[constraint.sdc]
create_clock -name core_clock -period 12.2 [get_ports {clk}]
set_input_delay 2.4400 -clock core_clock [delete_from_list [all_inputs] [get_ports {clk}]]
set_output_delay 2.4400 -clock core_clock [all_outputs]
set_load 0.01 [all_outputs]
[run.sh]
#!/bin/bash
# the make line also repeats each setting of config.mk as NAME=value (left out here)
make -C /OpenROAD-flow-scripts/flow DESIGN_CONFIG=/design/flow/config.mk WORK_HOME=/design/flow/orfs CLKGATE_MAP_FILE= finish
[config.mk]
export PLATFORM = sky130hd
export DESIGN_NAME = alu
export DESIGN_NICKNAME = alu
export VERILOG_FILES = /design/flow/design.v
export SDC_FILE = /design/flow/constraint.sdc
export NUM_CORES = 4
export LEC_CHECK = 0
export ABC_AREA = 0
export CAP_MARGIN = 10
export CELL_PAD_IN_SITES_DETAIL_PLACEMENT = 1
export CORE_MARGIN = 5
export CORE_UTILIZATION = 68
export CTS_CLUSTER_DIAMETER = 149
export GPL_ROUTABILITY_DRIVEN = 0
export GPL_TIMING_DRIVEN = 0
export HOLD_SLACK_MARGIN = 0.01
export MAX_ROUTING_LAYER = met5
export MIN_ROUTING_LAYER = met2
export PLACE_DENSITY_LB_ADDON = 0.0
export SLEW_MARGIN = 20
export TNS_END_PERCENT = 75
[design.v]
module cla_adder(input c_in, input [3:0] A, B, output [3:0] Output, output c_out);
wire [3:0] prop,gen,carry;
assign carry[0]=c_in;
assign gen[0]=A[0]&B[0];
assign prop[0]=A[0]|B[0];
assign carry[1]=(carry[0]&prop[0])|gen[0];
assign Output[0]=A[0]^B[0]^carry[0];
assign gen[1]=A[1]&B[1];
assign prop[1]=A[1]|B[1];
assign carry[2]=(carry[1]&prop[1])|gen[1];
assign Output[1]=A[1]^B[1]^carry[1];
assign gen[2]=A[2]&B[2];
assign prop[2]=A[2]|B[2];
assign carry[3]=(carry[2]&prop[2])|gen[2];
assign Output[2]=A[2]^B[2]^carry[2];
assign gen[3]=A[3]&B[3];
assign prop[3]=A[3]|B[3];
assign c_out=(carry[3]&prop[3])|gen[3];
assign Output[3]=A[3]^B[3]^carry[3];
endmodule
module ones_compliment (
    input [7:0] A,  
    output [7:0] Output
   );
assign Output[0]=A[0]^1;
assign Output[1]=A[1]^1;
assign Output[2]=A[2]^1;
assign Output[3]=A[3]^1;
assign Output[4]=A[4]^1;
assign Output[5]=A[5]^1;
assign Output[6]=A[6]^1;
assign Output[7]=A[7]^1;
endmodule
module twos_compliment (
    input [7:0] A,   
    output [7:0] Output  
   );
wire c_out,c_out2;
wire [7:0] temp_value;
ones_compliment COMPLIMENT1(.A(A),.Output(temp_value));
cla_adder ADDER1(.c_in(1'b0), .A(temp_value[3:0]), .B(4'd1), .Output(Output[3:0]), .c_out(c_out));
cla_adder ADDER2(.c_in(1'b0), .A(temp_value[7:4]), .B({3'd0,c_out}), .Output(Output[7:4]), .c_out(c_out2));
endmodule
module ripple_cla( input c_in, input [7:0] A, B, output [7:0] Output, output c_out);
wire temp_c;
wire [7:0] D;
assign D[0]=B[0]^c_in;
assign D[1]=B[1]^c_in;
assign D[2]=B[2]^c_in;
assign D[3]=B[3]^c_in;
assign D[4]=B[4]^c_in;
assign D[5]=B[5]^c_in;
assign D[6]=B[6]^c_in;
assign D[7]=B[7]^c_in;
cla_adder CLA1(.c_in(c_in),.c_out(temp_c),.A(A[3:0]),.B(D[3:0]),.Output(Output[3:0]));
cla_adder CLA2(.c_in(temp_c),.c_out(c_out),.A(A[7:4]),.B(D[7:4]),.Output(Output[7:4]));
endmodule
module ripple_cla16(input c_in, input [15:0] A, B, output [15:0] Output, output c_out);
wire temp1_c,temp2_c,temp3_c;
wire [15:0] D;
assign D[0]=B[0]^c_in;
assign D[1]=B[1]^c_in;
assign D[2]=B[2]^c_in;
assign D[3]=B[3]^c_in;
assign D[4]=B[4]^c_in;
assign D[5]=B[5]^c_in;
assign D[6]=B[6]^c_in;
assign D[7]=B[7]^c_in;
assign D[8]=B[8]^c_in;
assign D[9]=B[9]^c_in;
assign D[10]=B[10]^c_in;
assign D[11]=B[11]^c_in;
assign D[12]=B[12]^c_in;
assign D[13]=B[13]^c_in;
assign D[14]=B[14]^c_in;
assign D[15]=B[15]^c_in;
cla_adder CLA1(.c_in(c_in),.c_out(temp1_c),.A(A[3:0]),.B(D[3:0]),.Output(Output[3:0]));
cla_adder CLA2(.c_in(temp1_c),.c_out(temp2_c),.A(A[7:4]),.B(D[7:4]),.Output(Output[7:4]));
cla_adder CLA3(.c_in(temp2_c),.c_out(temp3_c),.A(A[11:8]),.B(D[11:8]),.Output(Output[11:8]));
cla_adder CLA4(.c_in(temp3_c),.c_out(c_out),.A(A[15:12]),.B(D[15:12]),.Output(Output[15:12]));
endmodule
module booth_multiplier (
	input clk,  
	input en,  
	input [7:0] A,B,
	output [15:0] Output
);
reg [15:0] posA, negA;
reg [7:0] tempB;
wire [7:0] compA;
reg prev;
wire c_out1, c_out2;
wire [15:0] posOutput, negOutput;
reg [15:0] temp_Output;
function [7:0] sign;  
  input [7:0] A;
  input [7:0] B;
  if(A[7]==B[7])
    sign=0;
  else
    sign=1;
endfunction
function [7:0] absolute_value;  
  input [7:0] input_value;
  if(input_value>8'd127)
    absolute_value=9'd256-input_value;
  else
    absolute_value=input_value;
endfunction
assign Output=(sign(A,B)==1)?(17'd65536-temp_Output):temp_Output;
always @(posedge clk)
begin
  if(en==1)
  begin
    if(tempB[0]==1 & prev==0)
      temp_Output<=posOutput;
    else if(tempB[0]==0 & prev==1)
      temp_Output<=negOutput;
    prev<=tempB[0];
    posA<=(posA<<1);  
    negA<=(negA<<1);  
    tempB<=(tempB>>1);  
  end
  else
    begin
      posA<={8'd0,absolute_value(A)};
      negA<={8'b11111111,compA};
      tempB<=absolute_value(B);
      prev<=1'b0;
      temp_Output<=16'd0;
    end
end
twos_compliment COMPLIMENT1(.A(absolute_value(A)), .Output(compA));
ripple_cla16 CLA1(.c_in(1'b0), .A(temp_Output), .B(negA), .Output(posOutput), .c_out(c_out1));
ripple_cla16 CLA2(.c_in(1'b0), .A(temp_Output), .B(posA), .Output(negOutput), .c_out(c_out2));
endmodule
module display_module (
	input clk,  
	input rst,  
  	input [6:0] b1,b2,b3,b4,  
  	output output_o1,output_o2,output_o3,output_o4,
  	output [0:6] output_bcd
);
reg o1,o2,o3,o4;
reg [0:6] bcd;
reg [63:0] display_count; 
reg [63:0] count;  
assign output_o1=o1;
assign output_o2=o2;
assign output_o3=o3;
assign output_o4=o4;
assign output_bcd=bcd;
always @(posedge clk)
begin
	if(rst==1)
		count=0;
	else
		count=display_count+1;
	if(count%256<=60)
	begin
		o1<=1;
		o2<=1;
		o3<=1;
		o4<=0;
		bcd<=b4;
	end
	else if(count%256>60 & count%256<=120)
	begin
		o1<=1;
		o2<=1;
		o3<=0;
		o4<=1;
		bcd<=b3;
	end
	else if(count%256>120 & count%256<=180 )
	begin
		o1<=1;
		o2<=0;
		o3<=1;
		o4<=1;
		bcd<=b2;
	end
	else if(count%256>180 & count%256<=240 )
	begin
		o1<=0;
		o2<=1;
		o3<=1;
		o4<=1;
		bcd<=b1;
	end
	else if(count==240)
	begin
		count=0;
	end
	display_count<=count;
end
endmodule
module alu(input read,write,dig1,dig2,dig3,dig4,rst,clk,rev,exec,sign, output o1,o2,o3,o4, output [0:6] bcd);
localparam RESET=4'd0;
localparam IDLE=4'd1;
localparam ADDRESS=4'd2;
localparam DISPLAY=4'd3;
localparam WRITE=4'd4;
localparam EXECUTE=4'd5;
localparam DEBOUNCER_CONSTANT=32'b0111_1111_1111_1111_1111_1111_1111_1111;
localparam DEBOUNCER_CLOCK=10;
localparam OPERATOR=4'd1;
localparam OPERAND1=4'd2;
localparam OPERAND2=4'd3;
localparam ADD=4'd0;
localparam SUB=4'd1;
localparam MUL=4'd2;
localparam DIV=4'd3;
reg [3:0] state, location_state;  
reg [3:0] location_state_q;
reg [3:0] di1,di2,di3,di4,di5,add1,add2,add4;  
reg [3:0] di1_q,di2_q,di3_q,di4_q,di5_q,add1_q,add2_q,add4_q;
reg [6:0] b1,b2,b3,b4;  
reg [6:0] b1_q,b2_q,b3_q,b4_q;
reg [63:0] main_count; 
reg [63:0] main_count_q;
reg [31:0] debouncer4,debouncer3,debouncer2,debouncer1;  
reg [31:0] debouncer4_q,debouncer3_q,debouncer2_q,debouncer1_q;
reg [7:0] value, address;  
reg [7:0] value_q, address_q;
reg [31:0] temp_register;  
reg [31:0] temp_register_q;
reg mem_we;  
reg [31:0] mem_wdata;  
reg [31:0] memory[0:31];  
reg [7:0] temp_value,temp_display1,temp_display2;  
reg idle,address_read,mul_en;  
reg address_read_q,mul_en_q;
reg sign_1, sign_2; 
reg sign_1_q, sign_2_q;
wire temp_c_sub,temp_c_add;  
wire [7:0] add_output,sub_output;  
wire [15:0] mul_output, div_output;
function [6:0] bcd_number;  
	input reg [3:0] d;
	case (d)
		4'd0:bcd_number=7'b0000001;
		4'd1:bcd_number=7'b1001111;
		4'd2:bcd_number=7'b0010010;
		4'd3:bcd_number=7'b0000110;
		4'd4:bcd_number=7'b1001100;
		4'd5:bcd_number=7'b0100100;
		4'd6:bcd_number=7'b0100000;
		4'd7:bcd_number=7'b0001111;
		4'd8:bcd_number=7'b0000000;
		4'd9:bcd_number=7'b0001100;
		4'd10:bcd_number=7'b0001000;
		4'd11:bcd_number=7'b1100000;
		4'd12:bcd_number=7'b0110001;
		4'd13:bcd_number=7'b1000010;
		4'd14:bcd_number=7'b0110000;
		4'd15:bcd_number=7'b0111000;
		default:bcd_number=7'b1111111;
	endcase
endfunction
function [6:0] bcd_operator;  
	input reg [3:0] d;
	case (d)
		ADD:bcd_operator=7'b0001000;
		SUB:bcd_operator=7'b0100100;
		MUL:bcd_operator=7'b0011000;
		DIV:bcd_operator=7'b1000010;
		default:bcd_operator=7'b1111111;
	endcase
endfunction
function [7:0] absolute_value;  
	input [7:0] input_value;
	if(input_value>8'd127)
		absolute_value=9'd256-input_value;
	else
		absolute_value=input_value;
endfunction
always @(*)
begin
	if (rst==1)
		state=RESET;
	else if(idle==1)
		state=IDLE;
	else if(address_read_q==1 & exec==1)
		state=EXECUTE;
	else if(address_read_q==1 & read==1)
		state=DISPLAY;
	else if (address_read_q==1 & write==1)
		state=WRITE;
	else if (read==1 | write==1 | exec==1)
		state=ADDRESS;
	else
		state=IDLE;
end
always @(posedge clk)
begin
	if(read==1 | write==1 | rst==1 | exec==1)
		idle<=0;
	else
		idle<=1;
end
always @(*)
begin
	mul_en=mul_en_q;address_read=address_read_q;
	location_state=location_state_q;
	address=address_q;value=value_q;
	di1=di1_q;di2=di2_q;di3=di3_q;di4=di4_q;di5=di5_q;add1=add1_q;add2=add2_q;add4=add4_q;
	b1=b1_q;b2=b2_q;b3=b3_q;b4=b4_q;
	main_count=main_count_q;
	debouncer1=debouncer1_q;debouncer2=debouncer2_q;debouncer3=debouncer3_q;debouncer4=debouncer4_q;
	temp_register=temp_register_q;
	sign_1=sign_1_q;sign_2=sign_2_q;
	temp_value=0;temp_display1=0;temp_display2=0;
	mem_we=0;mem_wdata=0;
	case(state)
		RESET:
			begin
				mul_en=0;address_read=0;
				location_state=RESET;
				address=0;value=0;  
				main_count=0;temp_register=0;sign_1=1;sign_2=1;
				debouncer1=0;debouncer2=0;debouncer3=0;debouncer4=0;
				di1=0;di2=0;di3=0;di4=0;di5=0;add1=0;add2=0;add4=0;  
				b4=7'b0110001;	 
				b3=7'b1110001;	 
				b2=7'b0110000;	 
				b1=7'b1101010;	 
			end
		IDLE:
			begin
				mul_en=0;address_read=0;
				location_state=RESET;
				b4=7'b1001111;	 
				b3=7'b1000010;	 
				b2=7'b1110001;	 
				b1=7'b0110000;	 
			end
		ADDRESS:
			begin
				main_count=main_count+1;
				if(main_count==DEBOUNCER_CLOCK)
				begin
					debouncer1=(debouncer1<<1)+dig1;
					debouncer2=(debouncer2<<1)+dig2;
					debouncer4=(debouncer4<<1)+dig4;
					if(debouncer4==DEBOUNCER_CONSTANT)
					begin
						address_read=1;
						address={add2,add1};  
					end
					else
					begin
						if(debouncer1==DEBOUNCER_CONSTANT)
						begin
							if(rev==0) 
								add1=(add1+1)%16;
							else
								add1=(add1-1)%16;
						end
						if(debouncer2==DEBOUNCER_CONSTANT)
						begin
							if(rev==0) 
								add2=(add2+1)%2;
							else
								add2=(add2-1)%2;
						end
					end
					main_count=0;
					b4=7'b0001000;	 
					b3=7'b1000010;	 
					b2=bcd_number(add2);
					b1=bcd_number(add1);
				end
			end
		EXECUTE:
			begin
				temp_register=memory[address_q];
				case(temp_register[3:0])
					ADD:
						begin
							temp_value=absolute_value(add_output);
							if(temp_register[15]==0 & temp_register[23]==0 & add_output[7]==1)
							begin
								b3=7'b1111111; 
								b2=7'b1111111; 
								b1=7'b1100010;  
							end
							else if(temp_register[15]==1 & temp_register[23]==1 & add_output[7]==0)
							begin
								b3=7'b1111111; 
								b2=7'b1111111; 
								b1=7'b1100011;  
							end
							else
							begin
								if(temp_value!=add_output)
									b3=7'b1111110;  
								else
									b3=7'b1111111; 
								b4=7'b1110110;  
								b2=bcd_number(temp_value[7:4]);
								b1=bcd_number(temp_value[3:0]);
							end
						end
					SUB:
						begin
							temp_value=absolute_value(sub_output);
							if(temp_register[15]==0 & temp_register[23]==1 & sub_output[7]==1)
							begin
								b3=7'b1111111; 
								b2=7'b1111111; 
								b1=7'b1100010;  
							end
							else if(temp_register[15]==1 & temp_register[23]==0 & sub_output[7]==0)
							begin
								b3=7'b1111111; 
								b2=7'b1111111; 
								b1=7'b1100011;  
							end
							else
							begin
								if(temp_value!=sub_output)
									b3=7'b1111110;  
								else
									b3=7'b1111111; 
								b4=7'b1110110;  
								b2=bcd_number(temp_value[7:4]);
								b1=bcd_number(temp_value[3:0]);
							end
						end
					MUL:
						begin
							mul_en=1;
							b4=bcd_number(mul_output[15:12]);
							b3=bcd_number(mul_output[11:8]);
							b2=bcd_number(mul_output[7:4]);
							b1=bcd_number(mul_output[3:0]);
						end
					DIV:
						begin
							b2=bcd_number(div_output[7:4]);
							b1=bcd_number(div_output[3:0]);
						end
					default:
						begin
							b4=7'b1110110;  
							b2=7'b1111110;  
							b1=7'b1111110;  
						end
				endcase
			end
		WRITE:
			begin
				main_count=main_count+1;
				if(main_count==DEBOUNCER_CLOCK)
				begin
					debouncer1=(debouncer1<<1)+dig1;
					debouncer2=(debouncer2<<1)+dig2;
					debouncer3=(debouncer3<<1)+dig3;
					debouncer4=(debouncer4<<1)+dig4;
					if(location_state==RESET)
						location_state=OPERATOR;
					if(debouncer4==DEBOUNCER_CONSTANT)
					begin
						location_state=location_state+1;
						if(location_state>=4)
						begin
							if(sign_1==0)
								temp_display1 = 9'd256-{di3,di2};
							else
								temp_display1={di3,di2};
							if(sign_2==0)
								temp_display2 = 9'd256-{di5,di4};
							else
								temp_display2={di5,di4};
							mem_we=1;
							mem_wdata={8'd0,temp_display2,temp_display1,4'd0,di1};
							address_read=0;
							location_state=RESET;
						end
					end
					else
					begin
						if (location_state==OPERATOR)
						begin
							if(debouncer1==DEBOUNCER_CONSTANT)
							begin
								if(rev==0) 
									di1=(di1+1)%4;
								else
									di1=(di1-1)%4;
							end
						end
						else if(location_state==OPERAND1)
						begin
							sign_1=sign;
							if(debouncer1==DEBOUNCER_CONSTANT)
							begin
								if(rev==0) 
									di2=(di2+1)%16;
								else
									di2=(di2-1)%16;
							end
							if(debouncer2==DEBOUNCER_CONSTANT)
							begin
								sign_1=sign;
								if(rev==0) 
									di3=(di3+1)%8;
								else
									di3=(di3-1)%8;
							end
						end
						else if(location_state==OPERAND2)
						begin
							if(debouncer1==DEBOUNCER_CONSTANT)
							begin
								sign_2=sign;
								if(rev==0) 
									di4=(di4+1)%16;
								else
									di4=(di4-1)%16;
							end
							if(debouncer2==DEBOUNCER_CONSTANT)
							begin
								sign_2=sign;
								if(rev==0) 
									di5=(di5+1)%8;
								else
									di5=(di5-1)%8;
							end
						end
					end
					main_count=0;
					if(location_state==OPERATOR)
					begin
						b4=7'b1100010;  
						b3=7'b0011000;  
						b2=7'b1111111; 
						b1=bcd_operator(di1);
					end
					else if (location_state==OPERAND1)
					begin
						b4=7'b1001111;  
						if(sign)
							b3=7'b1111111;  
						else
							b3=7'b1111110;  
						b2=bcd_number(di3);
						b1=bcd_number(di2);
					end
					else if (location_state==OPERAND2)
					begin
						b4=7'b0010010;  
						if(sign)
							b3=7'b1111111;  
						else
							b3=7'b1111110;  
						b2=bcd_number(di5);
						b1=bcd_number(di4);
					end
					else
					begin
						b4=7'b1111110;  
						b3=7'b1111110;  
						b2=7'b1111110;  
						b1=7'b1111110;  
					end
				end
			end
		DISPLAY:
			begin
				main_count=main_count+1;
				if(main_count==DEBOUNCER_CLOCK)
				begin
					debouncer1=(debouncer1<<1)+dig1;
					debouncer2=(debouncer2<<1)+dig2;
					debouncer3=(debouncer3<<1)+dig3;
					debouncer4=(debouncer4<<1)+dig4;
					if(debouncer4==DEBOUNCER_CONSTANT)
					begin
						address_read=0;
						location_state=RESET;
					end
					else
					begin
						if(debouncer1==DEBOUNCER_CONSTANT)
							location_state=OPERATOR;
						if(debouncer2==DEBOUNCER_CONSTANT)
							location_state=OPERAND1;
						if(debouncer3==DEBOUNCER_CONSTANT)
							location_state=OPERAND2;
					end
					main_count=0;
					temp_register=memory[address_q];
					if(location_state==OPERATOR)
					begin
						b4=7'b1100010;  
						b3=7'b0011000;  
						b2=7'b1111111; 
						b1=bcd_operator(temp_register[3:0]);
					end
					else if (location_state==OPERAND1)
					begin
						temp_value=absolute_value(temp_register[15:8]);
						b4=7'b1001111;  
						if(temp_value!=temp_register[15:8])
							b3=7'b1111110;  
						else
							b3=7'b1111111; 
						b2=bcd_number(temp_value[7:4]);
						b1=bcd_number(temp_value[3:0]);
					end
					else if (location_state==OPERAND2)
					begin
						temp_value=absolute_value(temp_register[23:16]);
						b4=7'b0010010;  
						if(temp_value!=temp_register[23:16])
							b3=7'b1111110;  
						else
							b3=7'b1111111; 
						b2=bcd_number(temp_value[7:4]);
						b1=bcd_number(temp_value[3:0]);
					end
					else
					begin
						b4=7'b1000010;	 
						b3=7'b1001111;	 
						b2=7'b0100100;	 
						b1=7'b0011000;	 
					end
				end
			end
	endcase
end
always @(posedge clk)
begin
	mul_en_q<=mul_en;address_read_q<=address_read;
	location_state_q<=location_state;
	address_q<=address;value_q<=value;
	di1_q<=di1;di2_q<=di2;di3_q<=di3;di4_q<=di4;di5_q<=di5;add1_q<=add1;add2_q<=add2;add4_q<=add4;
	b1_q<=b1;b2_q<=b2;b3_q<=b3;b4_q<=b4;
	main_count_q<=main_count;
	debouncer1_q<=debouncer1;debouncer2_q<=debouncer2;debouncer3_q<=debouncer3;debouncer4_q<=debouncer4;
	temp_register_q<=temp_register;
	sign_1_q<=sign_1;sign_2_q<=sign_2;
	if(mem_we)
		memory[address_q]<=mem_wdata;
end
assign div_output=16'd0;
ripple_cla RIPPLE_CLA1(.c_in(1'b0), .c_out(temp_c_add), .A(temp_register_q[15:8]), .B(temp_register_q[23:16]), .Output(add_output));
ripple_cla RIPPLE_CLA2(.c_in(1'b1), .c_out(temp_c_sub), .A(temp_register_q[15:8]), .B(temp_register_q[23:16]), .Output(sub_output));
booth_multiplier BOOTH(.clk(clk), .A(temp_register_q[15:8]), .B(temp_register_q[23:16]), .en(mul_en_q), .Output(mul_output));
display_module DISPLAY1(.clk(clk), .rst(rst), .b1(b1_q), .b2(b2_q), .b3(b3_q), .b4(b4_q), .output_bcd(bcd), .output_o1(o1), .output_o2(o2), .output_o3(o3), .output_o4(o4));
endmodule
==> results.json, run 1 <==
{
  "simple_gate_share_pct": 12.5,
  "ys_cells": 3756,
  "place_inst": 4820,
  "pin_count": 22,
  "ys_chip_area_um2": 49700,
  "stop_error": "[ERROR DPL-0033] detailed placement checks failed during check placement.",
  "synth_area_um2": 49700,
  "synthTopCellsByCount": "edfxtp_1, nor2_1, nand2_1",
  "synth_adder_area_share_pct": 4.92,
  "muxShareOfSynthArea_pct": 9.81,
  "synthArstFlopShare_pct": 0,
  "synth-xor-area-share_pct": 3.29,
  "top_cell": "edfxtp_1",
  "edf_count": 920,
  "place_hpwl_um": 119000,
  "top_cell_area_share_pct": 55.6,
  "fp_util_pct": 68.3,
  "core_um2": 72700,
  "top_logic_kind": "simple AND/OR/NAND/NOR gates",
  "ys_types": 95,
  "synth_seq_share_pct": 58.6,
  "synth_nets": 3934,
  "dieHeight_um": 280,
  "port_buffers": 21,
  "ys_warn_count": 3,
  "synth_cells": 3756,
  "status": "did not finish",
  "row_count": 99,
  "aoi_share_pct": 8.05,
  "die-area_um2": 78500,
  "synthFlopType": "edfxtp_1",
  "yosys.area.top_type": "edfxtp_1",
  "area_leaders": "edfxtp_1, mux4_2, ha_1, dfxtp_1, mux2i_1",
  "syn_avg_cell_area_um2": 13.2,
  "haltStage": "clock tree synthesis",
  "die_width_um": 280,
  "ys_seq_elements": 994
}
## metrics by stage
stage / instance area (um2) / setup slack (ns)
floorplan: 49700 / 4.42
global placement: 51100 / 2.30
detailed placement: 52400 / 4.19
==> run 2: changes to the inputs <==
Settings changed: ABC_AREA 0 to unset, CAP_MARGIN 10 to 20, CELL_PAD_IN_SITES_DETAIL_PLACEMENT 1 to unset, CORE_MARGIN 5 to 2, CORE_UTILIZATION 68 to 64, CTS_CLUSTER_DIAMETER 149 to unset, GPL_ROUTABILITY_DRIVEN 0 to unset, GPL_TIMING_DRIVEN 0 to unset, HOLD_SLACK_MARGIN 0.01 to unset, MAX_ROUTING_LAYER met5 to unset, MIN_ROUTING_LAYER met2 to unset, PLACE_DENSITY_LB_ADDON 0.0 to unset, TNS_END_PERCENT 75 to unset.
Clock period 12.2 ns to 6.58 ns, I/O delays scaled along.
==> results.json, run 2 <==
{
  "crit_path_start_kind": "register",
  "hold_depth": 2,
  "top_logic_kind": "simple AND/OR/NAND/NOR gates",
  "cts_hold_buffers": 0,
  "synthTopCellsByCount": "edfxtp_1, nor2_1, nand2_1",
  "p_comb_share_pct": 17.2,
  "hold_viol_final": 0,
  "place_inst": 4759,
  "peakVddDrop_v": 0.000274,
  "clock_path_buffers": 3,
  "cp_cell_sequence": "ha_4, buf_4, maj3_2, fa_2, fa_2, fa_2, fa_2, fa_2, fa_2, fa_2, fa_2, fa_2, fa_2, fa_2, fa_2, fa_1, xnor2_1, a211oi_2, xor2_1, and2_1",
  "row_count": 102,
  "ys_seq_elements": 994,
  "arrival_ns": 7.03,
  "p_sw_share_pct": 27.8,
  "top_cell": "edfxtp_1",
  "use_met3_pct": 5.85,
  "insertedDiodeCount": 0,
  "worst_pin_slew_ns": 1.12,
  "p_clk_share_pct": 36.5,
  "core_um2": 77100,
  "vias": 32700,
  "warnings": 113,
  "reg2reg_depth": 20,
  "final_cells": 4941,
  "antenna_found_initial": 1,
  "place_hpwl_um": 82400,
  "combGateArea_um2": 19400,
  "max_cap_violations": 0,
  "routedWlPerCell_um": 25.6,
  "r2r_start": "BOOTH.temp_Output[0]",
  "nets": 3999,
  "synth_adder_area_share_pct": 4.92,
  "ys_warn_count": 3,
  "gp_congestion": 0.994,
  "clock-sinks": 994,
  "critical-path-top-delay-family": "adder cells",
  "pin_count": 22,
  "fill_cells": 5093,
  "synth_nets": 3934,
  "numCtsBuffers": 99,
  "leakagePower_nw": 17.2,
  "clk_pin_slew_ns": 0.06,
  "die-area_um2": 79800,
  "port_buffers": 21,
  "synth_seq_share_pct": 58.6,
  "crit_type": "register to register",
  "edf_count": 920,
  "crit_start": "BOOTH.temp_Output[0]",
  "skew_ns": 0.0570,
  "switching_power_mw": 4.42,
  "ys_cells": 3756,
  "avgViaCountPerCell": 6.61,
  "aoi_share_pct": 8.05,
  "synthFlopType": "edfxtp_1",
  "grt_pass1_vias": 32000,
  "yosys.area.top_type": "edfxtp_1",
  "p_clk_mw": 5.79,
  "ant_nets": 0,
  "top_cell_area_share_pct": 55.6,
  "slowest_stage": "fa_1",
  "power_leader": "sequential cells",
  "die_width_um": 283,
  "postCtsSetupBuffers": 0,
  "area_leaders": "edfxtp_1, mux4_2, ha_1, dfxtp_1, mux2i_1",
  "drt-pass1-iter-count": 7,
  "totalWireLength_um": 127000,
  "ys_chip_area_um2": 49700,
  "overflow": 0,
  "synth_area_um2": 49700,
  "drv_slew": 0,
  "use_met1_pct": 43.5,
  "htree_levels": 3,
  "finalPower_mw": 15.9,
  "syn_to_final_growth_pct": 10.7,
  "grt_pass1_wl_um": 193000,
  "cp.buffers_inverters": 1,
  "dieHeight_um": 283,
  "whs_ns": 0.433,
  "r2r_setup_slack_ns": 0.11,
  "pwr-share-seq_pct": 46.4,
  "setup_tns_ns": 0,
  "muxShareOfSynthArea_pct": 9.81,
  "path_common_cell": "fa_2",
  "fp_util_pct": 64.4,
  "ys_types": 95,
  "hold_class": "register to register",
  "endpoint": "BOOTH.temp_Output[15]",
  "holdPathEnd": "BOOTH.tempB[4]",
  "drc": 0,
  "grt_usage_pct": 32.1,
  "crit_path_max_fanout": 2,
  "p_int_mw": 11.5,
  "met2_usage_pct": 52.0,
  "simple_gate_share_pct": 12.5,
  "setup_violations": 0,
  "cts_tree": "built",
  "clock.fmax_ghz": 0.154,
  "status": "timing/DRC/antenna clean",
  "worstHoldStart": "BOOTH.tempB[5]",
  "grt_most_used_layer": "met2",
  "p_seq_mw": 7.36,
  "finalCriticalPeriod_ns": 6.47,
  "power_density_nw_per_um2": 289,
  "synthArstFlopShare_pct": 0,
  "grt_max_degree": 95,
  "worstSetupPathDepth": 20,
  "comb_power_mw": 2.73,
  "synth_cells": 3756,
  "regArea_um2": 29100,
  "clock_latency_ns": 0.70,
  "fin_crit_sh_pct": 98.4,
  "relSlewSlack_pct": 24.4,
  "worstReg2RegEnd": "BOOTH.temp_Output[15]",
  "cts_root_buf": "clkbuf_16",
  "syn_avg_cell_area_um2": 13.2,
  "max_stage_delay_ns": 0.43,
  "first_iter_violations": 3783,
  "required_ns": 7.13,
  "rsz0062_at_grt": "yes",
  "synth-xor-area-share_pct": 3.29,
  "endpoint_kind": "register"
}
-- run 2: layer usage --
| metal | up-vias | share of wire (%) |
|---|---|---|
| li1 | 14500 | - |
| met1 | 16200 | 40 |
| met2 | 1654 | 48 |
| met3 | 328 | 8.3 |
| met4 | 0 | 4.4 |
| met5 | - | 0 |
-- run 2: timing repair --
action                                  CTS  global route
cloned                                    0             0
pin swaps                                25             2
endpoints found under the setup margin    2             2
gates resized                             1             4
-- run 2: layout make-up --
class / count / share of cell area, %
Sequential cell: 994 / 53.0
Multi-Input combinational cell: 2439 / 35.3
Clock buffer: 116 / 4.70
Timing Repair Buffer: 164 / 2.38
Tap cell: 1040 / 2.37
Clock inverter: 65 / 1.42
Inverter: 123 / 0.840
-- run 2: through the flow --
step	setup WS (ns)	instance area [um2]	utilization [%]
after global routing	-0.100	55000	71.3
after CTS	0.0163	54900	71.3
after global placement	-0.513	51600	66.9
after floorplan	-0.233	49700	-
final	0.106	55000	71.3
after detailed placement	-0.474	51600	66.9
==> run 3: changes to the inputs <==
Settings changed: ABC_AREA set to 0, CAP_MARGIN 20 to 5, CELL_PAD_IN_SITES_DETAIL_PLACEMENT set to 1, CELL_PAD_IN_SITES_GLOBAL_PLACEMENT set to 3, CORE_ASPECT_RATIO set to 0.59, CORE_MARGIN 2 to 7, CORE_UTILIZATION 64 to 52, CTS_CLUSTER_DIAMETER set to 213, GPL_ROUTABILITY_DRIVEN set to 0, GPL_TIMING_DRIVEN set to 0, MAX_ROUTING_LAYER set to met4, MIN_ROUTING_LAYER set to met1, PLACE_DENSITY_LB_ADDON set to 0.06, SETUP_SLACK_MARGIN set to -0.95, SLEW_MARGIN 20 to 40, TNS_END_PERCENT set to 25.
Clock period 6.58 ns to 12.2 ns, I/O delays scaled along.
==> results.json, run 3 <==
{
  "overflow": 0,
  "simple_gate_share_pct": 12.5,
  "endpoint": "BOOTH.temp_Output[15]",
  "edf_count": 920,
  "cp.buffers_inverters": 0,
  "switching_power_mw": 2.55,
  "place_hpwl_um": 116000,
  "p_seq_mw": 3.94,
  "path_common_cell": "fa_1",
  "aoi_share_pct": 8.05,
  "max_stage_delay_ns": 0.49,
  "p_sw_share_pct": 29.9,
  "drc": 0,
  "htree_levels": 3,
  "crit_type": "register to register",
  "ys_seq_elements": 994,
  "synthFlopType": "edfxtp_1",
  "syn_to_final_growth_pct": 12.3,
  "ys_chip_area_um2": 49700,
  "holdPathEnd": "BOOTH.tempB[5]",
  "clock.fmax_ghz": 0.124,
  "totalWireLength_um": 163000,
  "grt_usage_pct": 31.1,
  "antenna_found_initial": 4,
  "power_leader": "sequential cells",
  "cts_hold_buffers": 0,
  "finalCriticalPeriod_ns": 8.05,
  "required_ns": 12.80,
  "grt_max_degree": 40,
  "top_logic_kind": "simple AND/OR/NAND/NOR gates",
  "drt-pass1-iter-count": 5,
  "grt_pass1_vias": 35400,
  "synth-xor-area-share_pct": 3.29,
  "pwr-share-seq_pct": 46.2,
  "endpoint_kind": "register",
  "grt_pass1_wl_um": 238000,
  "arrival_ns": 8.65,
  "synth_area_um2": 49700,
  "port_buffers": 21,
  "synthTopCellsByCount": "edfxtp_1, nor2_1, nand2_1",
  "synth_seq_share_pct": 58.6,
  "dieHeight_um": 251,
  "crit_path_start_kind": "register",
  "die_width_um": 416,
  "hold_viol_final": 0,
  "p_comb_share_pct": 19.6,
  "first_iter_violations": 4211,
  "synthArstFlopShare_pct": 0,
  "avgViaCountPerCell": 6.60,
  "slowest_stage": "fa_1",
  "core_um2": 93900,
  "clock-sinks": 994,
  "ys_types": 95,
  "die-area_um2": 105000,
  "cts_tree": "built",
  "routedWlPerCell_um": 30.6,
  "top_cell": "edfxtp_1",
  "cp_cell_sequence": "ha_1, maj3_1, fa_1, fa_1, fa_1, fa_1, fa_1, fa_1, fa_1, fa_1, fa_1, fa_1, fa_1, fa_1, fa_1, xor2_1, nor2_1, a211oi_1, xor2_1, and2_1",
  "critical-path-top-delay-family": "adder cells",
  "final_area_um2": 55800,
  "r2r_start": "BOOTH.temp_Output[0]",
  "crit_path_max_fanout": 3,
  "drv_slew": 0,
  "skew_ns": 0.0377,
  "area_leaders": "edfxtp_1, mux4_2, ha_1, dfxtp_1, mux2i_1",
  "muxShareOfSynthArea_pct": 9.81,
  "ys_cells": 3756,
  "cts_root_buf": "clkbuf_16",
  "hold_depth": 2,
  "peakVddDrop_v": 0.000126,
  "place_area_um2": 52700,
  "comb_power_mw": 1.67,
  "relSlewSlack_pct": 32.8,
  "warnings": 109,
  "worst_pin_slew_ns": 0.995,
  "synth_adder_area_share_pct": 4.92,
  "clk_pin_slew_ns": 0.06,
  "setup_violations": 0,
  "yosys.area.top_type": "edfxtp_1",
  "reg2reg_depth": 20,
  "status": "timing/DRC/antenna clean",
  "row_count": 86,
  "numCtsBuffers": 90,
  "clock_latency_ns": 0.72,
  "fin_crit_sh_pct": 66.0,
  "top_cell_area_share_pct": 55.6,
  "worstReg2RegEnd": "BOOTH.temp_Output[15]",
  "postCtsResizedCells": 0,
  "ant_nets": 0,
  "p_int_mw": 5.98,
  "r2r_setup_slack_ns": 4.15,
  "p_clk_share_pct": 34.2,
  "leakagePower_nw": 17.4,
  "fp_util_pct": 52.9,
  "p_clk_mw": 2.91,
  "rsz0062_at_grt": "no",
  "max_cap_violations": 0,
  "syn_avg_cell_area_um2": 13.2,
  "pin_count": 22,
  "vias": 35100,
  "setup_tns_ns": 0,
  "worstSetupPathDepth": 20,
  "ys_warn_count": 3,
  "synth_nets": 3934,
  "postCtsSetupBuffers": 0,
  "worstHoldStart": "BOOTH.tempB[6]",
  "power_density_nw_per_um2": 153,
  "crit_start": "BOOTH.temp_Output[0]",
  "hold_class": "register to register",
  "nets": 4142,
  "synth_cells": 3756,
  "clock_path_buffers": 3
}
run 3: per-layer routing:
layer  vias to the layer above  part of all wire (%)  GRT usage (%)
met5                         -                     0              -
met4                         0                   2.1           6.70
met3                       256                    12           8.61
met2                      1987                    42           43.6
met1                     18100                    44           45.6
li1                      14800                     -              -
run 3: metrics by stage:
step | setup WS, ns | hold WS [ns] | total power, mW | utilization [%] | std cells
final | 4.15 | 0.445 | 8.52 | 59.4 | 5319
after global routing | 3.83 | 0.467 | 8.79 | 59.4 | 5318
after CTS | 4.11 | 0.447 | 8.51 | 59.3 | 5314
after detailed placement | 4.14 | 0.434 | 5.63 | 56.1 | 5147
after global placement | 1.67 | 0.419 | 5.52 | 54.8 | 5053
after floorplan | 4.42 | 0.401 | 5.11 | - | 3756
run 3: area by class of cell:
class	count	area (um2)
Tap cell	1276	1600
Fill cell	9171	38200
Sequential cell	994	29100
Clock inverter	47	484
Buffer	200	933
Timing Repair Buffer	116	1110
Multi-Input combinational cell	2439	19600
Clock buffer	120	2460
Antenna cell	4	10.0
Inverter	123	464
==> run 4: changes to the inputs <==
Settings changed: ABC_AREA 0 to unset, CAP_MARGIN 5 to 15, CELL_PAD_IN_SITES_DETAIL_PLACEMENT 1 to unset, CELL_PAD_IN_SITES_GLOBAL_PLACEMENT 3 to unset, CORE_ASPECT_RATIO 0.59 to unset, CORE_MARGIN 7 to 2, CORE_UTILIZATION 52 to 72, CTS_CLUSTER_DIAMETER 213 to unset, CTS_CLUSTER_SIZE set to 32, GPL_ROUTABILITY_DRIVEN 0 to unset, GPL_TIMING_DRIVEN 0 to unset, MAX_ROUTING_LAYER met4 to unset, MIN_ROUTING_LAYER met1 to unset, PLACE_DENSITY_LB_ADDON 0.06 to 0.0, SETUP_SLACK_MARGIN -0.95 to unset, SLEW_MARGIN 40 to 20, TNS_END_PERCENT 25 to unset.
Clock period 12.2 ns to 5.86 ns, I/O delays scaled along.
==> results.json, run 4 <==
{
  "r2r_start": "BOOTH.posA[0]",
  "ys_chip_area_um2": 49700,
  "grt_pass1_wl_um": 240000,
  "fp_util_pct": 72.5,
  "nets": 4048,
  "clk_pin_slew_ns": 0.07,
  "clock-sinks": 994,
  "endpoint": "BOOTH.temp_Output[15]",
  "pin_count": 22,
  "regArea_um2": 29100,
  "top_logic_kind": "simple AND/OR/NAND/NOR gates",
  "pwr-share-seq_pct": 45.8,
  "cp_cell_sequence": "ha_4, maj3_2, fa_2, fa_2, fa_2, fa_2, fa_2, fa_2, fa_2, fa_2, fa_2, fa_2, fa_2, fa_2, fa_2, xor2_1, nor2_1, a211oi_2, xor2_1, and2_1",
  "worst_pin_slew_ns": 1.35,
  "cp.buffers_inverters": 0,
  "comb_power_mw": 3.35,
  "crit_type": "register to register",
  "die_width_um": 267,
  "muxShareOfSynthArea_pct": 9.81,
  "final_cells": 4834,
  "r2r_setup_slack_ns": -0.64,
  "relSlewSlack_pct": 9.47,
  "synthArstFlopShare_pct": 0,
  "max_cap_violations": 0,
  "arrival_ns": 7.08,
  "antenna_found_initial": 13,
  "place_inst": 4648,
  "cts_root_buf": "clkbuf_16",
  "synth-xor-area-share_pct": 3.29,
  "gp_congestion": 0.934,
  "status": "complete, but fails checks",
  "vias": 37400,
  "ys_types": 95,
  "p_int_mw": 12.7,
  "grt_max_degree": 67,
  "hold_class": "register to register",
  "path_common_cell": "fa_2",
  "leakagePower_nw": 17.5,
  "grt_usage_pct": 46.9,
  "peakVddDrop_v": 0.000431,
  "syn_avg_cell_area_um2": 13.2,
  "ys_seq_elements": 994,
  "simple_gate_share_pct": 12.5,
  "ys_warn_count": 3,
  "setup_violations": 3,
  "area_leaders": "edfxtp_1, mux4_2, ha_1, dfxtp_1, mux2i_1",
  "skew_ns": 0.0514,
  "first_iter_violations": 7496,
  "core_um2": 68500,
  "yosys.area.top_type": "edfxtp_1",
  "worstReg2RegEnd": "BOOTH.temp_Output[15]",
  "p_comb_share_pct": 18.5,
  "worstSetupPathDepth": 20,
  "p_sw_share_pct": 29.7,
  "hold_depth": 2,
  "overflow": 0,
  "reg2reg_depth": 20,
  "hold_viol_final": 0,
  "rsz0062_at_grt": "yes",
  "synthFlopType": "edfxtp_1",
  "place_hpwl_um": 94400,
  "ant_nets": 0,
  "ys_cells": 3756,
  "synth_adder_area_share_pct": 4.92,
  "synth_nets": 3934,
  "switching_power_mw": 5.38,
  "so_faults": "negative setup slack",
  "endpoint_kind": "register",
  "edf_count": 920,
  "power_leader": "sequential cells",
  "port_buffers": 21,
  "finalCriticalPeriod_ns": 6.50,
  "worstHoldStart": "BOOTH.tempB[5]",
  "synth_cells": 3756,
  "syn_to_final_growth_pct": 11.2,
  "grt_pass1_vias": 36000,
  "die-area_um2": 71100,
  "required_ns": 6.45,
  "max_stage_delay_ns": 0.39,
  "final_util_pct": 80.7,
  "synth_area_um2": 49700,
  "fin_crit_sh_pct": 111,
  "fill_cells": 3270,
  "top_cell_area_share_pct": 55.6,
  "cts_tree": "built",
  "holdPathEnd": "BOOTH.tempB[4]",
  "row_count": 96,
  "slowest_stage": "fa_2",
  "aoi_share_pct": 8.05,
  "synthTopCellsByCount": "edfxtp_1, nor2_1, nand2_1",
  "clock.fmax_ghz": 0.154,
  "combGateArea_um2": 19600,
  "crit_path_start_kind": "register",
  "crit_start": "BOOTH.posA[0]",
  "p_seq_mw": 8.30,
  "routedWlPerCell_um": 34.6,
  "drv_slew": 0,
  "top_cell": "edfxtp_1",
  "crit_path_max_fanout": 3,
  "warnings": 113,
  "dieHeight_um": 267,
  "drt-pass1-iter-count": 14,
  "p_clk_mw": 6.47,
  "drc": 0,
  "htree_levels": 3,
  "totalWireLength_um": 167000,
  "p_clk_share_pct": 35.7,
  "synth_seq_share_pct": 58.6,
  "critical-path-top-delay-family": "adder cells",
  "avgViaCountPerCell": 7.75,
  "clock_path_buffers": 3,
  "numCtsBuffers": 95,
  "layout_setup_ws_ns": -0.637,
  "clock_latency_ns": 0.72,
  "power_density_nw_per_um2": 328
}
[run 4: repair_timing]
action,4_1_cts,5_1_grt
hold buffers,0,0
setup endpoints to repair,28,685
pin swaps,1,4
cloned,0,1
gates resized,0,16
buffers inserted,0,6
[run 4: cell type report]
cell class	count	area share (%)
flip-flops and latches	994	52.7
inverters	123	0.836
multi-input cells	2440	35.5
clock inverters	54	1.15
clock buffers	117	4.55
well taps	882	2.00
diodes	8	0.0362
repair buffers	216	3.19
[run 4: layer usage]
layer | vias to the layer above | routed length (um) | track usage, %
met4 | 15 | 16100 | 32.1
met5 | - | 247 | 0.416
met3 | 1208 | 25200 | 17.5
met1 | 17600 | 51800 | 56.8
li1 | 14600 | - | -
met2 | 4062 | 73700 | 70.5
[run 4: through the flow]
step                worst slack, ns  setup TNS [ns]  power [mW]  hold WS, ns  cell area [um2]
floorplan                    -0.415          -0.633        10.6        0.401            49800
global placement             -0.677           -1.08        11.4        0.417            51900
detailed placement           -0.647           -1.24        11.5        0.419            51900
CTS                          -0.682           -1.36        17.8        0.408            55000
global route                 -0.838           -2.09        18.6        0.452            55200
finish                       -0.637           -1.27        18.1        0.414            55200
==> run 5: changes to the inputs <==
Settings changed: ABC_AREA set to 0, CAP_MARGIN 15 to 20, CTS_CLUSTER_SIZE 32 to 24.
Clock period 5.86 ns to 4.49 ns, I/O delays scaled along.
==> results.json, run 5 <==
{
  "status": "did not finish",
  "haltStage": "global routing",
  "place_inst": 5008,
  "synth_area_um2": 49700,
  "synth_cells": 3756,
  "synth-xor-area-share_pct": 3.29,
  "port_buffers": 21,
  "top_cell": "edfxtp_1",
  "synthFlopType": "edfxtp_1",
  "muxShareOfSynthArea_pct": 9.81,
  "cts_hold_buffers": 0,
  "ys_warn_count": 3,
  "dieHeight_um": 267,
  "simple_gate_share_pct": 12.5,
  "synth_seq_share_pct": 58.6,
  "htree_levels": 3,
  "ys_chip_area_um2": 49700,
  "die_width_um": 267,
  "core_um2": 68500,
  "top_logic_kind": "simple AND/OR/NAND/NOR gates",
  "ys_seq_elements": 994,
  "synthTopCellsByCount": "edfxtp_1, nor2_1, nand2_1",
  "place_area_um2": 56100,
  "numCtsBuffers": 97,
  "area_leaders": "edfxtp_1, mux4_2, ha_1, dfxtp_1, mux2i_1",
  "clock-sinks": 994,
  "pin_count": 22,
  "fp_util_pct": 72.5,
  "edf_count": 920,
  "row_count": 96,
  "clock_path_buffers": 3,
  "synth_adder_area_share_pct": 4.92,
  "ys_cells": 3756,
  "cts_root_buf": "clkbuf_16",
  "aoi_share_pct": 8.05,
  "synthArstFlopShare_pct": 0,
  "syn_avg_cell_area_um2": 13.2,
  "top_cell_area_share_pct": 55.6,
  "ys_types": 95,
  "yosys.area.top_type": "edfxtp_1",
  "die-area_um2": 71100,
  "synth_nets": 3934,
  "gp_congestion": 0.972,
  "place_hpwl_um": 105000
}
run 5: what timing repair did:
item	4_1_cts
endpoints found under the setup margin	1277
endpoints found under the hold margin	0
buffers inserted	26
cloned	4
pin swaps	49
gates resized	99
run 5: per-stage QoR:
stage | setup WS (ns) | util (%)
2_1_floorplan | -1.78 | -
3_3_place_gp | -2.07 | 82.0
3_5_place_dp | -2.05 | 82.0
4_1_cts | -2.09 | 87.8
==> run 6: changes to the inputs <==
Settings changed: ABC_AREA 0 to unset, CORE_UTILIZATION 72 to 58, CTS_CLUSTER_SIZE 24 to unset, PLACE_DENSITY_LB_ADDON 0.0 to unset, SETUP_SLACK_MARGIN set to -0.5.
Clock period 4.49 ns to 5.5 ns, I/O delays scaled along.
==> results.json, run 6 <==
{
  "gp_congestion": 1.01,
  "synth_nets": 3934,
  "numCtsBuffers": 101,
  "final_cells": 5156,
  "drt-pass1-iter-count": 8,
  "postCtsSetupBuffers": 0,
  "dieHeight_um": 297,
  "totalWireLength_um": 134000,
  "synthArstFlopShare_pct": 0,
  "synth_area_um2": 49700,
  "vias": 33000,
  "cp_cell_sequence": "ha_4, maj3_2, fa_2, fa_2, fa_2, fa_2, fa_2, fa_2, fa_2, fa_2, fa_2, fa_2, fa_2, fa_2, fa_2, xor2_1, nor2_1, a211oi_2, xor2_1, and2_1",
  "synthTopCellsByCount": "edfxtp_1, nor2_1, nand2_1",
  "fp_util_pct": 58.4,
  "worst_pin_slew_ns": 1.11,
  "met2_usage_pct": 50.2,
  "clock_latency_ns": 0.70,
  "cts_tree": "built",
  "worstSetupPathDepth": 20,
  "synth_adder_area_share_pct": 4.92,
  "nets": 4114,
  "crit_type": "register to register",
  "arrival_ns": 7.07,
  "status": "complete, but fails checks",
  "worstHoldStart": "BOOTH.tempB[4]",
  "hold_depth": 2,
  "first_iter_violations": 3201,
  "clock_path_buffers": 3,
  "slowest_stage": "fa_2",
  "place_hpwl_um": 91200,
  "syn_avg_cell_area_um2": 13.2,
  "routedWlPerCell_um": 26.0,
  "synth_cells": 3756,
  "clock-sinks": 994,
  "top_cell_area_share_pct": 55.6,
  "crit_path_max_fanout": 2,
  "simple_gate_share_pct": 12.5,
  "relSlewSlack_pct": 25.2,
  "area_leaders": "edfxtp_1, mux4_2, ha_1, dfxtp_1, mux2i_1",
  "edf_count": 920,
  "switching_power_mw": 5.32,
  "clk_pin_slew_ns": 0.06,
  "ys_types": 95,
  "leakagePower_nw": 17.9,
  "power_density_nw_per_um2": 345,
  "top_logic_kind": "simple AND/OR/NAND/NOR gates",
  "yosys.area.top_type": "edfxtp_1",
  "place_inst": 4977,
  "top_cell": "edfxtp_1",
  "rsz0062_at_grt": "yes",
  "ys_cells": 3756,
  "p_int_mw": 14.1,
  "so_faults": "negative setup slack",
  "die-area_um2": 88000,
  "finalCriticalPeriod_ns": 6.49,
  "grt_most_used_layer": "met2",
  "fill_cells": 5990,
  "drc": 0,
  "overflow": 0,
  "p_comb_share_pct": 18.2,
  "row_count": 107,
  "ys_seq_elements": 994,
  "use_met3_pct": 5.22,
  "syn_to_final_growth_pct": 13.8,
  "comb_power_mw": 3.53,
  "cts_hold_buffers": 0,
  "clock.fmax_ghz": 0.154,
  "max_cap_violations": 0,
  "path_common_cell": "fa_2",
  "cp.buffers_inverters": 0,
  "synthFlopType": "edfxtp_1",
  "hold_viol_final": 0,
  "p_sw_share_pct": 27.3,
  "endpoint_kind": "register",
  "p_clk_share_pct": 36.7,
  "holdPathEnd": "BOOTH.tempB[3]",
  "warnings": 115,
  "endpoint": "BOOTH.temp_Output[15]",
  "final_util_pct": 66.5,
  "core_um2": 85000,
  "synth-xor-area-share_pct": 3.29,
  "required_ns": 6.08,
  "insertedDiodeCount": 0,
  "grt_max_degree": 94,
  "ant_nets": 0,
  "avgViaCountPerCell": 6.40,
  "synth_seq_share_pct": 58.6,
  "worstReg2RegEnd": "BOOTH.temp_Output[15]",
  "setup_violations": 12,
  "critical-path-top-delay-family": "adder cells",
  "skew_ns": 0.0331,
  "reg2reg_depth": 20,
  "port_buffers": 21,
  "die_width_um": 297,
  "pwr-share-seq_pct": 45.2,
  "p_clk_mw": 7.14,
  "cts_root_buf": "clkbuf_16",
  "layout_setup_ws_ns": -0.986,
  "fin_crit_sh_pct": 118,
  "grt_pass1_wl_um": 202000,
  "r2r_setup_slack_ns": -0.99,
  "pin_count": 22,
  "grt_usage_pct": 30.8,
  "crit_path_start_kind": "register",
  "htree_levels": 3,
  "grt_pass1_vias": 32600,
  "r2r_start": "BOOTH.posA[0]",
  "max_stage_delay_ns": 0.39,
  "antenna_found_initial": 1,
  "finalPower_mw": 19.5,
  "crit_start": "BOOTH.posA[0]",
  "drv_slew": 0,
  "ys_warn_count": 3,
  "hold_class": "register to register",
  "aoi_share_pct": 8.05,
  "muxShareOfSynthArea_pct": 9.81,
  "use_met1_pct": 41.5,
  "power_leader": "sequential cells",
  "p_seq_mw": 8.79,
  "peakVddDrop_v": 0.000336,
  "ys_chip_area_um2": 49700
}
run 6: timing repair:
item,in CTS,in global routing
gates resized,1,3
endpoints found under the hold margin,0,0
endpoints found under the setup margin,3,5
pin swaps,5,0
run 6: through the flow:
stage	setup TNS (ns)	hold WS, ns	worst slack [ns]	area, um2
3_5_place_dp	-3.18	0.419	-1.10	53000
2_1_floorplan	-266.30	0.401	-0.860	49700
3_3_place_gp	-2.57	0.413	-1.13	53000
4_1_cts	-3.19	0.434	-1.03	56500
5_1_grt	-10.48	0.458	-1.22	56500
6_report	-3.09	0.429	-0.986	56500
run 6: metal layers:
layer / wire, um / share of wire (%)
met1: 53800 / 40
met2: 64700 / 48
met3: 10100 / 7.5
met4: 5630 / 4.2
met5: 0 / 0
run 6: final cells by class:
cell class / count / area (um2) / area share (%)
clock inverter: 58 / 764 / 1.35
tap: 1144 / 1430 / 2.53
clock buffer: 121 / 2680 / 4.74
sequential: 994 / 29100 / 51.5
multi-input combinational: 2439 / 19400 / 34.4
inverter: 123 / 462 / 0.817
timing repair buffer: 277 / 2610 / 4.62
==> run 7: changes to the inputs <==
Settings changed: ABC_AREA set to 0, CORE_UTILIZATION 58 to 72, CTS_CLUSTER_SIZE set to 13, PLACE_DENSITY_LB_ADDON set to 0.0, SETUP_SLACK_MARGIN -0.5 to 1.34.
Clock period 5.5 ns to 4.47 ns, I/O delays scaled along.
==> results.json, run 7 <==
{
  "status": "did not finish",
  "haltStage": "global routing",
  "stop_error": "[ERROR GRT-0232] Routing congestion too high. Check the congestion heatmap in the GUI.",
  "yosys.area.top_type": "edfxtp_1",
  "ys_types": 95,
  "synth-xor-area-share_pct": 3.29,
  "synthArstFlopShare_pct": 0,
  "top_cell_area_share_pct": 55.6,
  "ys_seq_elements": 994,
  "dieHeight_um": 267,
  "simple_gate_share_pct": 12.5,
  "synthTopCellsByCount": "edfxtp_1, nor2_1, nand2_1",
  "dp_slack_ns": -2.04,
  "fp_util_pct": 72.5,
  "top_cell": "edfxtp_1",
  "numCtsBuffers": 98,
  "overflow": 185,
  "place_hpwl_um": 103000,
  "pin_count": 22,
  "synth_area_um2": 49700,
  "grt_usage_pct": 77.9,
  "synth_adder_area_share_pct": 4.92,
  "top_logic_kind": "simple AND/OR/NAND/NOR gates",
  "port_buffers": 21,
  "muxShareOfSynthArea_pct": 9.81,
  "ys_warn_count": 3,
  "ys_cells": 3756,
  "synth_cells": 3756,
  "gp_congestion": 1.01,
  "synth_seq_share_pct": 58.6,
  "htree_levels": 3,
  "place_area_um2": 55500,
  "synthFlopType": "edfxtp_1",
  "ys_chip_area_um2": 49700,
  "area_leaders": "edfxtp_1, mux4_2, ha_1, dfxtp_1, mux2i_1",
  "syn_avg_cell_area_um2": 13.2,
  "clock_path_buffers": 3,
  "edf_count": 920,
  "aoi_share_pct": 8.05,
  "core_um2": 68500,
  "synth_nets": 3934,
  "cts_root_buf": "clkbuf_16",
  "die_width_um": 267,
  "die-area_um2": 71100,
  "row_count": 96,
  "clock-sinks": 994
}
==> run 7: stage by stage <==
| step | instances | total power [mW] |
|---|---|---|
| after global placement | 4990 | 15.4 |
| after CTS | 5276 | 24.8 |
| after floorplan | 3756 | 14.0 |
| after detailed placement | 4990 | 15.8 |
==> run 7: repair_timing <==
item                                    in CTS
hold buffers                                 0
endpoints found under the setup margin    1605
gates resized                              307
endpoints found under the hold margin        0
cloned                                      36
pin swaps                                   92
buffers inserted                            80
==> run 7: per-layer routing <==
layer  global-route usage [%]  overflow
met1                     78.2         6
met2                     92.0        86
met3                     65.6         2
met4                     76.4        89
met5                     34.7         2
==> run 8: changes to the inputs <==
Settings changed: ABC_AREA 0 to unset, CTS_CLUSTER_SIZE 13 to 72, HOLD_SLACK_MARGIN set to -0.09, SETUP_SLACK_MARGIN 1.34 to 1.64.
Clock period 4.47 ns to 5.67 ns, I/O delays scaled along.
==> results.json, run 8 <==
{
  "core_um2": 68500,
  "aoi_share_pct": 8.05,
  "top_cell": "edfxtp_1",
  "die_width_um": 267,
  "top_cell_area_share_pct": 55.6,
  "edf_count": 920,
  "fp_util_pct": 72.5,
  "synth_nets": 3934,
  "numCtsBuffers": 97,
  "status": "did not finish",
  "synthTopCellsByCount": "edfxtp_1, nor2_1, nand2_1",
  "yosys.area.top_type": "edfxtp_1",
  "cts_root_buf": "clkbuf_16",
  "port_buffers": 21,
  "clock_path_buffers": 3,
  "gp_congestion": 0.976,
  "synthFlopType": "edfxtp_1",
  "dieHeight_um": 267,
  "ys_warn_count": 3,
  "ys_chip_area_um2": 49700,
  "synth_area_um2": 49700,
  "synth-xor-area-share_pct": 3.29,
  "place_hpwl_um": 88100,
  "top_logic_kind": "simple AND/OR/NAND/NOR gates",
  "htree_levels": 3,
  "haltStage": "global routing",
  "simple_gate_share_pct": 12.5,
  "place_inst": 4651,
  "synth_cells": 3756,
  "synthArstFlopShare_pct": 0,
  "die-area_um2": 71100,
  "ys_cells": 3756,
  "muxShareOfSynthArea_pct": 9.81,
  "row_count": 96,
  "place_area_um2": 52100,
  "pin_count": 22,
  "ys_seq_elements": 994,
  "ys_types": 95,
  "area_leaders": "edfxtp_1, mux4_2, ha_1, dfxtp_1, mux2i_1",
  "synth_adder_area_share_pct": 4.92,
  "syn_avg_cell_area_um2": 13.2,
  "synth_seq_share_pct": 58.6,
  "clock-sinks": 994
}
-- run 8: metrics by stage --
stage	util [%]	setup WS, ns
floorplan	-	-0.605
global placement	76.1	-0.853
detailed placement	76.1	-0.825
CTS	85.8	-0.939
-- run 8: repair_timing --
item,in CTS
setup endpoints to repair,1594
buffers inserted,128
pin swaps,130
hold buffers,0
cloned,38
endpoints found under the hold margin,0
gates resized,347
==> run 9: changes to the inputs <==
Settings changed: CORE_UTILIZATION 72 to 45, CTS_CLUSTER_SIZE 72 to unset, HOLD_SLACK_MARGIN -0.09 to unset, PLACE_DENSITY_LB_ADDON 0.0 to unset, SETUP_SLACK_MARGIN 1.64 to 1.83.
Clock period 5.67 ns to 8.04 ns, I/O delays scaled along.
==> results.json, run 9 <==
{
  "p_comb_share_pct": 16.9,
  "routedWlPerCell_um": 23.2,
  "path_common_cell": "fa_2",
  "p_sw_share_pct": 27.6,
  "simple_gate_share_pct": 12.5,
  "muxShareOfSynthArea_pct": 9.81,
  "syn_avg_cell_area_um2": 13.2,
  "synthTopCellsByCount": "edfxtp_1, nor2_1, nand2_1",
  "top_cell_area_share_pct": 55.6,
  "synth_area_um2": 49700,
  "power_leader": "sequential cells",
  "vias": 31500,
  "clock-sinks": 994,
  "row_count": 121,
  "r2r_setup_slack_ns": 1.44,
  "whs_ns": 0.427,
  "rsz0062_at_grt": "yes",
  "layout_setup_ws_ns": 1.44,
  "p_int_mw": 9.62,
  "worstReg2RegEnd": "BOOTH.temp_Output[15]",
  "comb_power_mw": 2.25,
  "synth-xor-area-share_pct": 3.29,
  "avgViaCountPerCell": 5.88,
  "cts_tree": "built",
  "drc": 0,
  "fin_crit_sh_pct": 82.1,
  "hold_depth": 2,
  "nets": 3975,
  "crit_path_max_fanout": 3,
  "reg2reg_depth": 20,
  "ys_chip_area_um2": 49700,
  "ys_seq_elements": 994,
  "top_cell": "edfxtp_1",
  "place_inst": 5155,
  "finalCriticalPeriod_ns": 6.60,
  "hold_class": "register to register",
  "ys_cells": 3756,
  "grt_pass1_vias": 30300,
  "grt_usage_pct": 21.9,
  "cts_hold_buffers": 0,
  "worst_pin_slew_ns": 1.14,
  "synth_adder_area_share_pct": 4.92,
  "regArea_um2": 29100,
  "cts_root_buf": "clkbuf_16",
  "first_iter_violations": 3470,
  "ant_nets": 0,
  "gp_congestion": 0.906,
  "overflow": 0,
  "r2r_start": "BOOTH.temp_Output[0]",
  "max_cap_violations": 0,
  "fill_cells": 9288,
  "clock_path_buffers": 3,
  "ys_warn_count": 3,
  "p_clk_share_pct": 37.7,
  "clock_latency_ns": 0.70,
  "dp_slack_ns": 1.23,
  "port_buffers": 21,
  "leakagePower_nw": 17.2,
  "switching_power_mw": 3.66,
  "synth_seq_share_pct": 58.6,
  "cp_cell_sequence": "ha_4, maj3_2, fa_2, fa_2, fa_2, fa_2, fa_2, fa_2, fa_2, fa_2, fa_2, fa_2, fa_2, fa_2, fa_1, xor2_1, nor2_1, a211oi_2, xor2_1, and2_1",
  "hold_viol_final": 0,
  "cp.buffers_inverters": 0,
  "numCtsBuffers": 104,
  "crit_start": "BOOTH.temp_Output[0]",
  "synthArstFlopShare_pct": 0,
  "endpoint_kind": "register",
  "power_density_nw_per_um2": 239,
  "endpoint": "BOOTH.temp_Output[15]",
  "fp_util_pct": 45.5,
  "ys_types": 95,
  "grt_max_degree": 95,
  "die-area_um2": 113000,
  "clock.fmax_ghz": 0.151,
  "edf_count": 920,
  "worstHoldStart": "BOOTH.tempB[2]",
  "yosys.area.top_type": "edfxtp_1",
  "worstSetupPathDepth": 20,
  "holdPathEnd": "BOOTH.tempB[1]",
  "die_width_um": 336,
  "slowest_stage": "fa_1",
  "required_ns": 8.62,
  "crit_type": "register to register",
  "place_hpwl_um": 80500,
  "arrival_ns": 7.18,
  "dieHeight_um": 336,
  "totalWireLength_um": 124000,
  "synthFlopType": "edfxtp_1",
  "clk_pin_slew_ns": 0.06,
  "p_seq_mw": 6.03,
  "peakVddDrop_v": 0.000177,
  "area_leaders": "edfxtp_1, mux4_2, ha_1, dfxtp_1, mux2i_1",
  "skew_ns": 0.0486,
  "drv_slew": 0,
  "setup_tns_ns": 0,
  "syn_to_final_growth_pct": 12.1,
  "final_util_pct": 51.0,
  "p_clk_mw": 5.01,
  "status": "timing/DRC/antenna clean",
  "drt-pass1-iter-count": 5,
  "combGateArea_um2": 19500,
  "crit_path_start_kind": "register",
  "relSlewSlack_pct": 23.9,
  "synth_nets": 3934,
  "setup_violations": 0,
  "pin_count": 22,
  "core_um2": 109000,
  "synth_cells": 3756,
  "htree_levels": 3,
  "warnings": 112,
  "max_stage_delay_ns": 0.43,
  "critical-path-top-delay-family": "adder cells",
  "aoi_share_pct": 8.05,
  "pwr-share-seq_pct": 45.4,
  "grt_pass1_wl_um": 189000,
  "antenna_found_initial": 2,
  "top_logic_kind": "simple AND/OR/NAND/NOR gates",
  "final_cells": 5364
}
==> run 9: timing repair <==
item | 4_1_cts | 5_1_grt
setup endpoints to repair | 160 | 473
setup buffers | 2 | 8
gates resized | 6 | 10
pin swaps | 8 | 12
cloned | 1 | 0
==> run 9: metal layers <==
layer | up-vias | track usage [%] | share of wire [%]
met5 | - | 0 | 0
met4 | 0 | 4.89 | 2.2
met3 | 182 | 3.00 | 5.9
met2 | 1075 | 35.0 | 47
met1 | 15800 | 31.9 | 45
li1 | 14500 | - | -
==> run 9: metrics by stage <==
| stage | area (um2) | total power, mW |
|---|---|---|
| after floorplan | 49700 | 7.75 |
| after global routing | 55600 | 13.9 |
| final | 55700 | 13.3 |
| after detailed placement | 51800 | 8.30 |
| after CTS | 55400 | 13.3 |
| after global placement | 51800 | 8.27 |
==> run 9: final cells by class <==
cell class / instances / share of cell area [%]
repair buffers: 134 / 2.07
diodes: 2 / 0.00899
inverters: 123 / 0.830
multi-input cells: 2440 / 35.0
well taps: 1476 / 3.32
clock inverters: 68 / 1.45
flip-flops and latches: 994 / 52.3
clock buffers: 127 / 4.94
==> run 10: changes to the inputs <==
Settings changed: ABC_AREA set to 0, CORE_UTILIZATION 45 to 72, CTS_CLUSTER_DIAMETER set to 347, CTS_CLUSTER_SIZE set to 24, PLACE_DENSITY_LB_ADDON set to 0.0, SETUP_SLACK_MARGIN 1.83 to unset.
Clock period 8.04 ns to 5.0 ns, I/O delays scaled along.
==> results.json, run 10 <==
{
  "status": "complete, but fails checks",
  "so_faults": "negative setup slack",
  "clock.fmax_ghz": 0.151,
  "setup_tns_ns": -9.33,
  "setup_violations": 33,
  "grt_usage_pct": 46.2,
  "synthArstFlopShare_pct": 0,
  "nets": 4220,
  "antenna_found_initial": 6,
  "cp.buffers_inverters": 0,
  "holdPathEnd": "BOOTH.tempB[4]",
  "final_area_um2": 56300,
  "top_cell": "edfxtp_1",
  "drv_slew": 0,
  "ys_seq_elements": 994,
  "crit_start": "BOOTH.posA[0]",
  "slowest_stage": "fa_2",
  "fin_crit_sh_pct": 132,
  "clk_pin_slew_ns": 0.12,
  "worst_pin_slew_ns": 1.12,
  "p_sw_share_pct": 31.1,
  "p_comb_share_pct": 26.6,
  "die_width_um": 267,
  "synth_adder_area_share_pct": 4.92,
  "top_logic_kind": "simple AND/OR/NAND/NOR gates",
  "fp_util_pct": 72.5,
  "muxShareOfSynthArea_pct": 9.81,
  "overflow": 0,
  "numCtsBuffers": 47,
  "yosys.area.top_type": "edfxtp_1",
  "cts_tree": "built",
  "ys_cells": 3756,
  "reg2reg_depth": 20,
  "first_iter_violations": 6988,
  "crit_path_start_kind": "register",
  "syn_avg_cell_area_um2": 13.2,
  "cts_root_buf": "clkbuf_16",
  "hold_depth": 2,
  "synth_seq_share_pct": 58.6,
  "layout_setup_ws_ns": -1.61,
  "grt_pass1_vias": 36500,
  "switching_power_mw": 6.05,
  "max_stage_delay_ns": 0.40,
  "endpoint": "BOOTH.temp_Output[15]",
  "grt_pass1_wl_um": 239000,
  "synth-xor-area-share_pct": 3.29,
  "synth_nets": 3934,
  "ant_nets": 0,
  "leakagePower_nw": 17.9,
  "comb_power_mw": 5.18,
  "synthFlopType": "edfxtp_1",
  "p_clk_mw": 4.63,
  "r2r_start": "BOOTH.posA[0]",
  "insertedDiodeCount": 0,
  "worstReg2RegEnd": "BOOTH.temp_Output[15]",
  "relSlewSlack_pct": 24.5,
  "r2r_setup_slack_ns": -1.61,
  "drc": 0,
  "edf_count": 920,
  "simple_gate_share_pct": 12.5,
  "arrival_ns": 7.16,
  "port_buffers": 21,
  "p_int_mw": 13.4,
  "finalCriticalPeriod_ns": 6.61,
  "max_cap_violations": 0,
  "totalWireLength_um": 166000,
  "cts_hold_buffers": 0,
  "dieHeight_um": 267,
  "worstSetupPathDepth": 20,
  "peakVddDrop_v": 0.000511,
  "p_seq_mw": 9.68,
  "ys_warn_count": 3,
  "place_area_um2": 53900,
  "skew_ns": 0.0380,
  "worstHoldStart": "BOOTH.tempB[5]",
  "power_density_nw_per_um2": 346,
  "ys_types": 95,
  "area_leaders": "edfxtp_1, mux4_2, ha_1, dfxtp_1, mux2i_1",
  "critical-path-top-delay-family": "adder cells",
  "ys_chip_area_um2": 49700,
  "clock_path_buffers": 3,
  "crit_path_max_fanout": 3,
  "pin_count": 22,
  "die-area_um2": 71100,
  "grt_max_degree": 94,
  "aoi_share_pct": 8.05,
  "htree_levels": 2,
  "place_hpwl_um": 95400,
  "routedWlPerCell_um": 33.4,
  "avgViaCountPerCell": 7.60,
  "synthTopCellsByCount": "edfxtp_1, nor2_1, nand2_1",
  "hold_class": "register to register",
  "hold_viol_final": 0,
  "power_leader": "sequential cells",
  "p_clk_share_pct": 23.8,
  "core_um2": 68500,
  "crit_type": "register to register",
  "gp_congestion": 0.986,
  "endpoint_kind": "register",
  "top_cell_area_share_pct": 55.6,
  "synth_cells": 3756,
  "synth_area_um2": 49700,
  "clock-sinks": 994,
  "clock_latency_ns": 0.68,
  "drt-pass1-iter-count": 11,
  "required_ns": 5.55,
  "pwr-share-seq_pct": 49.6,
  "syn_to_final_growth_pct": 13.4,
  "row_count": 96,
  "path_common_cell": "fa_2",
  "rsz0062_at_grt": "yes",
  "vias": 37600,
  "cp_cell_sequence": "ha_4, maj3_2, fa_2, fa_2, fa_2, fa_2, fa_2, fa_2, fa_2, fa_2, fa_2, fa_2, fa_2, fa_2, fa_2, xor2_2, nor2_1, a211oi_2, xor2_1, and2_1",
  "warnings": 114
}
## run 10: what timing repair did
| item | 4_1_cts | 5_1_grt |
|---|---|---|
| buffers inserted | 22 | 37 |
| endpoints found under the setup margin | 138 | 477 |
| pin swaps | 39 | 62 |
| gates resized | 61 | 89 |
| cloned | 1 | 1 |
## run 10: area by class of cell
type                       count  area [um2]
timing repair inverter         1        7.51
tap                          882        1100
fill                        3204       12200
sequential                   994       29100
timing repair buffer         436        4050
inverter                     123         472
clock buffer                  73        1290
clock inverter                 3        66.3
multi-input combinational   2439       20200
## run 10: through the flow
step           utilization (%)  total power [mW]  worst slack (ns)  hold slack, ns  instances
3_3_place_gp              78.7              13.8             -1.55           0.413       4817
4_1_cts                   81.3              18.7             -1.62           0.449       4916
5_1_grt                   82.2              20.0             -1.85           0.466       4951
2_1_floorplan                -              12.6             -1.27           0.401       3756
6_report                  82.2              19.5             -1.61           0.445       4951
3_5_place_dp              78.7              14.0             -1.55           0.428       4817
## run 10: per-layer routing
layer  GRT usage (%)  up-vias  share of wire, %
met5               0        -             0.086
met4            30.9       10               9.2
met3            15.1     1121                15
met2            70.7     4009                44
met1            56.5    17600                31
li1                -    14900                 -
No activity file was given, so power comes from the tool's default toggle rates.
